==> v36 <==
## measure_sys
module measure_sys(
	input            sys_clk,
	input            sys_rst_n,
	input      [7:0] askdemod_data,    
	input      [9:0] fsk_demod,        
	input      [7:0] pskdemod_data,    
	output     [7:0] demod_data,
	output     [7:0] uart_mod_type,
	output    [15:0] uart_demod_fre,
	output     [7:0] uart_mod_depth,
	output reg [7:0] uart_delta_freq
);
	localparam SAMPLE_DIV = 249;   
	localparam WAVE_DIV   = 24;    
	wire [8:0] fskdemod_data_9;
	wire [9:0] fskdemod_data_10;
	wire [7:0] ma;
	wire [7:0] mf;
	wire ask_is_sine_wave;
	wire fsk_is_sine_wave;
	wire [7:0] askdemod_vpp;
	wire [9:0] fskdemod_vpp;
	wire [7:0] pskdemod_vpp;
	wire [7:0] askdemod_dc_offset;
	wire [7:0] ask_papr;
	wire [9:0] fsk_papr;
	wire [7:0] psk_papr;
	wire [15:0] ask_freq_out;
	wire [15:0] fsk_freq_out;
	wire [15:0] psk_freq_out;
	signed_unsigned_converter #(9) signed_unsigned_converter_fsk2(
		.data_in(fsk_demod[8:0]),
		.is_signed(1'b1),
		.data_out(fskdemod_data_9)
	);
	signed_unsigned_converter #(10) signed_unsigned_converter_fsk3(
		.data_in(fsk_demod),
		.is_signed(1'b1),
		.data_out(fskdemod_data_10)
	);
	wire sample_en;
	clk_divider #(.FRE_DIV(SAMPLE_DIV)) clk_divider_inst(
		.clk(sys_clk),
		.rst_n(sys_rst_n),
		.sample_en(sample_en)
	);
	measure #(.N(8), .WAVE_DIV(WAVE_DIV)) measure_ask(
		.clk(sys_clk),
		.sample_en(sample_en),
		.rst_n(sys_rst_n),
		.signal_in_unsigned(askdemod_data),
		.ma_measure_enable(1'b1),
		.mf_measure_enable(1'b0),
		.is_sine_wave(ask_is_sine_wave),
		.freq_out(ask_freq_out),
		.papr(ask_papr),
		.vpp(askdemod_vpp),
		.dc_offset(askdemod_dc_offset),
  ...
make LEC_CHECK=0 CAP_MARGIN=0 CELL_PAD_IN_SITES_GLOBAL_PLACEMENT=0 CORE_ASPECT_RATIO=0.71 CORE_MARGIN=2 CORE_UTILIZATION=68 CTS_CLUSTER_SIZE=90 GPL_ROUTABILITY_DRIVEN=1 MAX_ROUTING_LAYER=met4 MIN_ROUTING_LAYER=met1 PLACE_DENSITY_LB_ADDON=0.22 SETUP_SLACK_MARGIN=5.0 SLEW_MARGIN=20 finish   # period 77.3 ns
run.sh (not shown) runs the stock make flow with config.mk's settings and CLKGATE_MAP_FILE=.
==> inputs of v5, as changes to v36 <==
==> flow/config.mk (replaced) <==
export PLATFORM = sky130hd
export DESIGN_NAME = measure_sys
export DESIGN_NICKNAME = measure_sys
export VERILOG_FILES = /design/flow/design.v
export SDC_FILE = /design/flow/constraint.sdc
export NUM_CORES = 4
export LEC_CHECK = 0
export CAP_MARGIN = 20
export CORE_MARGIN = 2
export CORE_UTILIZATION = 40
export SETUP_SLACK_MARGIN = -2.0
export SLEW_MARGIN = 20
==> flow/constraint.sdc (replaced) <==
create_clock -name core_clock -period 62.4 [get_ports {sys_clk}]
set_input_delay 12.4800 -clock core_clock [delete_from_list [all_inputs] [get_ports {sys_clk}]]
set_output_delay 12.4800 -clock core_clock [all_outputs]
set_load 0.01 [all_outputs]
==> inputs of v2, as changes to v36 <==
==> flow/config.mk (replaced) <==
export PLATFORM = sky130hd
export DESIGN_NAME = measure_sys
export DESIGN_NICKNAME = measure_sys
export VERILOG_FILES = /design/flow/design.v
export SDC_FILE = /design/flow/constraint.sdc
export NUM_CORES = 4
export LEC_CHECK = 0
export ABC_AREA = 1
export CAP_MARGIN = 20
export CORE_MARGIN = 2
export CORE_UTILIZATION = 70
export CTS_CLUSTER_DIAMETER = 227
export PLACE_DENSITY = 0.65
export SLEW_MARGIN = 20
==> flow/constraint.sdc (replaced) <==
create_clock -name core_clock -period 69.8 [get_ports {sys_clk}]
set_input_delay 13.9600 -clock core_clock [delete_from_list [all_inputs] [get_ports {sys_clk}]]
set_output_delay 13.9600 -clock core_clock [all_outputs]
set_load 0.01 [all_outputs]
==> comparison table <==
item	v5	v2	v36
Status	no timing/DRC/antenna violations	no timing/DRC/antenna violations	no timing/DRC/antenna violations
Syn Area/Cell	7.90 sq um	6.85 sq um	7.90 sq um
Library cell appearing most often on the critical path	sky130_fd_sc_hd__o21a_1	sky130_fd_sc_hd__nand2_1	sky130_fd_sc_hd__o21a_1
Worst clock skew on the final layout	0.0325 ns	0.0323 ns	0.0268 ns
Launch instance of the worst register-to-register path	measure_fsk.frequency_counter_inst.N2[3]$_DFFE_PN0P_	measure_fsk.frequency_counter_inst.N2[3]$_DFFE_PN0P_	measure_psk.frequency_counter_inst.N2[3]$_DFFE_PN0P_
Met2 Resource Use GR	37.6%	60.8%	57.3%
Total GRT Usage	21.5%	36.8%	37.8%
Tightest Pin Transition	1.08 ns	1.01 ns	1.26 ns
Vertical die size	482 um	368 um	313 um
Total inserted antenna cells	1	4	5
Nets	13200	15300	13200
Final std cell area, no fill	98400 sq um	97500 sq um	96400 sq um
Data arrival time of the worst path	60.25 ns	53.59 ns	61.43 ns
Number of multi-input combinational cells	9910	10600	9910

* * *

==> 04-19: inputs <==
measure_sys again, from the RTL that the note above started with.
export LEC_CHECK = 0
export ABC_AREA = 1
export CAP_MARGIN = 0
export CORE_MARGIN = 2
export CORE_UTILIZATION = 72
export CTS_CLUSTER_DIAMETER = 194
export PLACE_DENSITY = 0.64
export SETUP_SLACK_MARGIN = -2.0
export SLEW_MARGIN = 20
create_clock -name core_clock -period 37.3 [get_ports {sys_clk}]
==> 04-03: changes against 04-19 <==
==> flow/config.mk (replaced) <==
export PLATFORM = sky130hd
export DESIGN_NAME = measure_sys
export DESIGN_NICKNAME = measure_sys
export VERILOG_FILES = /design/flow/design.v
export SDC_FILE = /design/flow/constraint.sdc
export NUM_CORES = 4
export LEC_CHECK = 0
export CAP_MARGIN = 20
export CORE_MARGIN = 2
export CORE_UTILIZATION = 68
export SLEW_MARGIN = 20
==> flow/constraint.sdc (replaced) <==
create_clock -name core_clock -period 56.8 [get_ports {sys_clk}]
set_input_delay 11.3600 -clock core_clock [delete_from_list [all_inputs] [get_ports {sys_clk}]]
set_output_delay 11.3600 -clock core_clock [all_outputs]
set_load 0.01 [all_outputs]
==> results <==
Synthesized cell count: 04-03 is lower than 04-19 (15%). 04-03 went through all stages and came out clean. 04-19 stopped in global routing on GRT-0116. Between 04-19 and 04-03, the lower die area is in 04-19 (gap 4.1%, measured against 04-03). Against 04-03, the synthesized area of 04-19 is larger by about 1.5%.
==> figures <==
| quantity | 04-19 | 04-03 |
|---|---|---|
| Combined area of all synthesized cells | 92800 um2 | 91500 um2 |
| Post-synthesis share of cell area spent on xor and xnor gates | 8.23% | 5.54% |
| Status | did not finish | finished clean |
| Failing step | global routing | - |
| Std-Cell Core Area | 128000 um2 | 133000 um2 |
| Number of cells produced by synthesis | 13600 | 11600 |
| Number of CTS-inserted buffers | 69 | 71 |
| Yosys aoi share | 17.0% | 25.7% |
| Post-detailed-placement half-perimeter wirelength | 242000 um | 198000 um |
| CTS-repair resized insts | 373 | 0 |
| Multiplexer fraction of the synthesized cell area | 0.156% | 3.37% |
| Share of the yosys chip area belonging to registers | 14.5% | 14.8% |
| Arithmetic-cell share of the synthesized area counting full adders, half adders and majority gates | 25.0% | 25.4% |

* * *

==> v29 <==
Starting RTL as in the previous note.
// measure_sys
module measure_sys(
	input            sys_clk,
	input            sys_rst_n,
	input      [7:0] askdemod_data,    
	input      [9:0] fsk_demod,        
	input      [7:0] pskdemod_data,    
	output     [7:0] demod_data,
	output     [7:0] uart_mod_type,
	output    [15:0] uart_demod_fre,
	output     [7:0] uart_mod_depth,
	output reg [7:0] uart_delta_freq
);
	localparam SAMPLE_DIV = 249;   
	localparam WAVE_DIV   = 24;    
	wire [8:0] fskdemod_data_9;
	wire [9:0] fskdemod_data_10;
	wire [7:0] ma;
	wire [7:0] mf;
	wire ask_is_sine_wave;
	wire fsk_is_sine_wave;
	wire [7:0] askdemod_vpp;
	wire [9:0] fskdemod_vpp;
	wire [7:0] pskdemod_vpp;
	wire [7:0] askdemod_dc_offset;
	wire [7:0] ask_papr;
	wire [9:0] fsk_papr;
	wire [7:0] psk_papr;
	wire [15:0] ask_freq_out;
	wire [15:0] fsk_freq_out;
	wire [15:0] psk_freq_out;
	signed_unsigned_converter #(9) signed_unsigned_converter_fsk2(
		.data_in(fsk_demod[8:0]),
		.is_signed(1'b1),
		.data_out(fskdemod_data_9)
	);
	signed_unsigned_converter #(10) signed_unsigned_converter_fsk3(
		.data_in(fsk_demod),
		.is_signed(1'b1),
		.data_out(fskdemod_data_10)
	);
	wire sample_en;
	clk_divider #(.FRE_DIV(SAMPLE_DIV)) clk_divider_inst(
		.clk(sys_clk),
		.rst_n(sys_rst_n),
		.sample_en(sample_en)
	);
	measure #(.N(8), .WAVE_DIV(WAVE_DIV)) measure_ask(
		.clk(sys_clk),
		.sample_en(sample_en),
		.rst_n(sys_rst_n),
		.signal_in_unsigned(askdemod_data),
		.ma_measure_enable(1'b1),
		.mf_measure_enable(1'b0),
		.is_sine_wave(ask_is_sine_wave),
		.freq_out(ask_freq_out),
		.papr(ask_papr),
  ...
Settings: LEC_CHECK=0, ABC_AREA=1, CAP_MARGIN=20, CORE_MARGIN=2, CORE_UTILIZATION=69, CTS_CLUSTER_DIAMETER=338, SETUP_SLACK_MARGIN=-2.0, SLEW_MARGIN=20; clock period 36.8 ns.
==> v38 (differences from v29) <==
==> flow/config.mk (replaced) <==
export PLATFORM = sky130hd
export DESIGN_NAME = measure_sys
export DESIGN_NICKNAME = measure_sys
export VERILOG_FILES = /design/flow/design.v
export SDC_FILE = /design/flow/constraint.sdc
export NUM_CORES = 4
export LEC_CHECK = 0
export CAP_MARGIN = 20
export CORE_MARGIN = 2
export CORE_UTILIZATION = 40
export SLEW_MARGIN = 20
==> flow/constraint.sdc (replaced) <==
create_clock -name core_clock -period 90.8 [get_ports {sys_clk}]
set_input_delay 18.1600 -clock core_clock [delete_from_list [all_inputs] [get_ports {sys_clk}]]
set_output_delay 18.1600 -clock core_clock [all_outputs]
set_load 0.01 [all_outputs]
==> notes <==
v38 passed the timing, DRC and antenna checks. v29 aborted during global routing with GRT-0116.
Synthesized area: v38 is lower than v29 (1.5%).
In v29 the synthesized cell count is larger than in v38, by 17%.
Against v38, the die size of v29 is smaller by 41%.
==> figures <==
| metric | v38 | v29 |
|---|---|---|
| Outcome | finished clean | aborted with a tool error |
| Failing step | - | global routing |
| Area of the placeable core | 227,000 um2 | 133,000 um2 |
| Cell variety after synth | 136 | 86 |
| Adder Share, Synth | 25.4% | 25.0% |
| Compound-Gate Fraction of Synth Area | 25.7% | 17.0% |
| Horizontal extent of the die | 482 um | 371 um |
| Area of the chip | 233,000 um2 | 137,000 um2 |
| Yosys cell count | 11.6k | 13.6k |
| Synthesized cell area | 91,500 um2 | 92,800 um2 |
| Post-DP Area | 95,500 um2 | 117,000 um2 |
| Routability cong. | 0.897 | 0.975 |
| Number of instances in the placed design | 14.4k | 18.0k |
| Final HPWL from detailed placement | 202 mm | 253 mm |
| Cell row count | 175 | 134 |
| XOR-XNOR Cells, Area Fraction | 5.54% | 8.23% |
| Area reported by Yosys stat | 91,500 um2 | 92,800 um2 |

* * *

==> run a: inputs <==
measure_sys again, from the RTL that the note above started with.
make LEC_CHECK=0 ABC_AREA=0 CAP_MARGIN=25 CELL_PAD_IN_SITES_DETAIL_PLACEMENT=1 CELL_PAD_IN_SITES_GLOBAL_PLACEMENT=1 CORE_ASPECT_RATIO=1.06 CORE_MARGIN=5 CORE_UTILIZATION=16 CTS_CLUSTER_SIZE=75 GPL_ROUTABILITY_DRIVEN=1 MAX_ROUTING_LAYER=met4 PLACE_DENSITY_LB_ADDON=0.27 SLEW_MARGIN=10 TNS_END_PERCENT=5 finish   # period 100.0 ns
==> inputs of run b, as changes to run a <==
- ABC_AREA: 0 -> 1
- CAP_MARGIN: 25 -> 5
- CELL_PAD_IN_SITES_DETAIL_PLACEMENT: 1 -> default
- CELL_PAD_IN_SITES_GLOBAL_PLACEMENT: 1 -> default
- CORE_ASPECT_RATIO: 1.06 -> default
- CORE_MARGIN: 5 -> 2
- CORE_UTILIZATION: 16 -> 72
- CTS_CLUSTER_DIAMETER: default -> 227
- CTS_CLUSTER_SIZE: 75 -> default
- GPL_ROUTABILITY_DRIVEN: 1 -> default
- HOLD_SLACK_MARGIN: default -> -0.09
- MAX_ROUTING_LAYER: met4 -> default
- PLACE_DENSITY: default -> 0.65
- PLACE_DENSITY_LB_ADDON: 0.27 -> default
- SLEW_MARGIN: 10 -> 20
- TNS_END_PERCENT: 5 -> default
==> flow/constraint.sdc (replaced) <==
create_clock -name core_clock -period 69.8 [get_ports {sys_clk}]
set_input_delay 13.9600 -clock core_clock [delete_from_list [all_inputs] [get_ports {sys_clk}]]
set_output_delay 13.9600 -clock core_clock [all_outputs]
set_load 0.01 [all_outputs]
==> inputs of run c, as changes to run a <==
- ABC_AREA: 0 -> default
- CAP_MARGIN: 25 -> 5
- CELL_PAD_IN_SITES_GLOBAL_PLACEMENT: 1 -> default
- CORE_ASPECT_RATIO: 1.06 -> default
- CORE_MARGIN: 5 -> 2
- CORE_UTILIZATION: 16 -> 40
- GPL_ROUTABILITY_DRIVEN: 1 -> 0
- PLACE_DENSITY_LB_ADDON: 0.27 -> default
- SLEW_MARGIN: 10 -> 20
- TNS_END_PERCENT: 5 -> default
==> run_results.csv <==
group,metric,value,unit
status,status,"finished clean",
setup_path,critical_path_peak_fanout,23,
power,power.leakage,45.1,nW
routing,drt-vias-per-instance,4.39,
die,die.size.y,789,µm
global_route,antenna_found_initial,32,
die,fp.dieW,744,µm
routing,detail_route.wirelength.met1,161000,µm
finish,total_of_plain_and_repair_buffers_excluding_clock_buffers,237,
power,intPower,0.000412,W
die,taps,7632,
Source of the figures above: run a

==> run_results.csv <==
group,metric,value,unit
setup_path,family_with_the_most_delay_on_the_worst_path,"AND-OR/OR-AND gates",
setup_path,critical_path_peak_fanout,21,
routing,drt-vias-per-instance,5.97,
final_timing,timing.setup.tns,0,ps
power,power.leakage,55.2,nW
routing,detail_route.wirelength.met1,108000,µm
die,taps,1662,
finish,finalNonFillerCells,15224,
die,die.size.y,363,µm
routing,route.antenna.remaining_nets,0,
global_route,antenna_found_initial,8,
status,status,"finished clean",
power,peakVddDrop,0.0172,mV
finish,total_of_plain_and_repair_buffers_excluding_clock_buffers,142,
die,fp.dieW,363,µm
finish,area_growth_from_synthesis_to_final_layout,4.79,%
Source of the figures above: run b

==> run_results.csv <==
group,metric,value,unit
status,status,"finished clean",
routing,drt-vias-per-instance,5.99,
die,taps,3009,
die,fp.dieW,482,µm
die,die.size.y,482,µm
global_route,antenna_found_initial,4,
setup_path,critical_path_peak_fanout,23,
power,intPower,0.000397,W
finish,total_of_plain_and_repair_buffers_excluding_clock_buffers,176,
Source of the figures above: run c


* * *

==> inputs of try-garnet <==
measure_sys again, from the RTL that the note above started with.
make LEC_CHECK=0 ABC_AREA=1 CAP_MARGIN=0 CORE_MARGIN=2 CORE_UTILIZATION=72 CTS_CLUSTER_DIAMETER=194 SLEW_MARGIN=20 finish   # period 41.3 ns
==> try-indigo (differences from try-garnet) <==
- ABC_AREA: 1 -> 0
- CAP_MARGIN: 0 -> 20
- CORE_UTILIZATION: 72 -> 70
- CTS_CLUSTER_DIAMETER: 194 -> 216
- SETUP_SLACK_MARGIN: default -> -2.0
==> flow/constraint.sdc (replaced) <==
create_clock -name core_clock -period 35.1 [get_ports {sys_clk}]
set_input_delay 7.0200 -clock core_clock [delete_from_list [all_inputs] [get_ports {sys_clk}]]
set_output_delay 7.0200 -clock core_clock [all_outputs]
set_load 0.01 [all_outputs]
==> try-yarrow (differences from try-garnet) <==
- ABC_AREA: 1 -> default
- CELL_PAD_IN_SITES_GLOBAL_PLACEMENT: default -> 0
- CORE_ASPECT_RATIO: default -> 0.98
- CORE_UTILIZATION: 72 -> 64
- CTS_CLUSTER_DIAMETER: 194 -> default
- GPL_ROUTABILITY_DRIVEN: default -> 1
- MAX_ROUTING_LAYER: default -> met4
- MIN_ROUTING_LAYER: default -> met1
- PLACE_DENSITY_LB_ADDON: default -> 0.22
- SETUP_SLACK_MARGIN: default -> 5.0
==> flow/constraint.sdc (replaced) <==
create_clock -name core_clock -period 77.3 [get_ports {sys_clk}]
set_input_delay 15.4600 -clock core_clock [delete_from_list [all_inputs] [get_ports {sys_clk}]]
set_output_delay 15.4600 -clock core_clock [all_outputs]
set_load 0.01 [all_outputs]
==> results <==
- try-garnet finished but fails on setup timing. try-yarrow ran to the end with no violations. try-indigo ended with an error in global routing, error GRT-0116.
- Sequential cell count is the same in try-garnet and try-yarrow.
- Against try-yarrow, the via count of try-garnet is larger by about 18%.
- Maximum frequency: try-yarrow is smaller than try-garnet (28%).
- Against try-yarrow, the non-clock buffer count of try-garnet is higher by 880.
- The combinational power of try-garnet is 4.1 times that of try-yarrow.
- In try-garnet the total power is higher than in try-yarrow, by about 100%.
- The lowest die area belongs to try-garnet, the highest to try-yarrow.
No activity file was given, so power comes from the tool's default toggle rates.
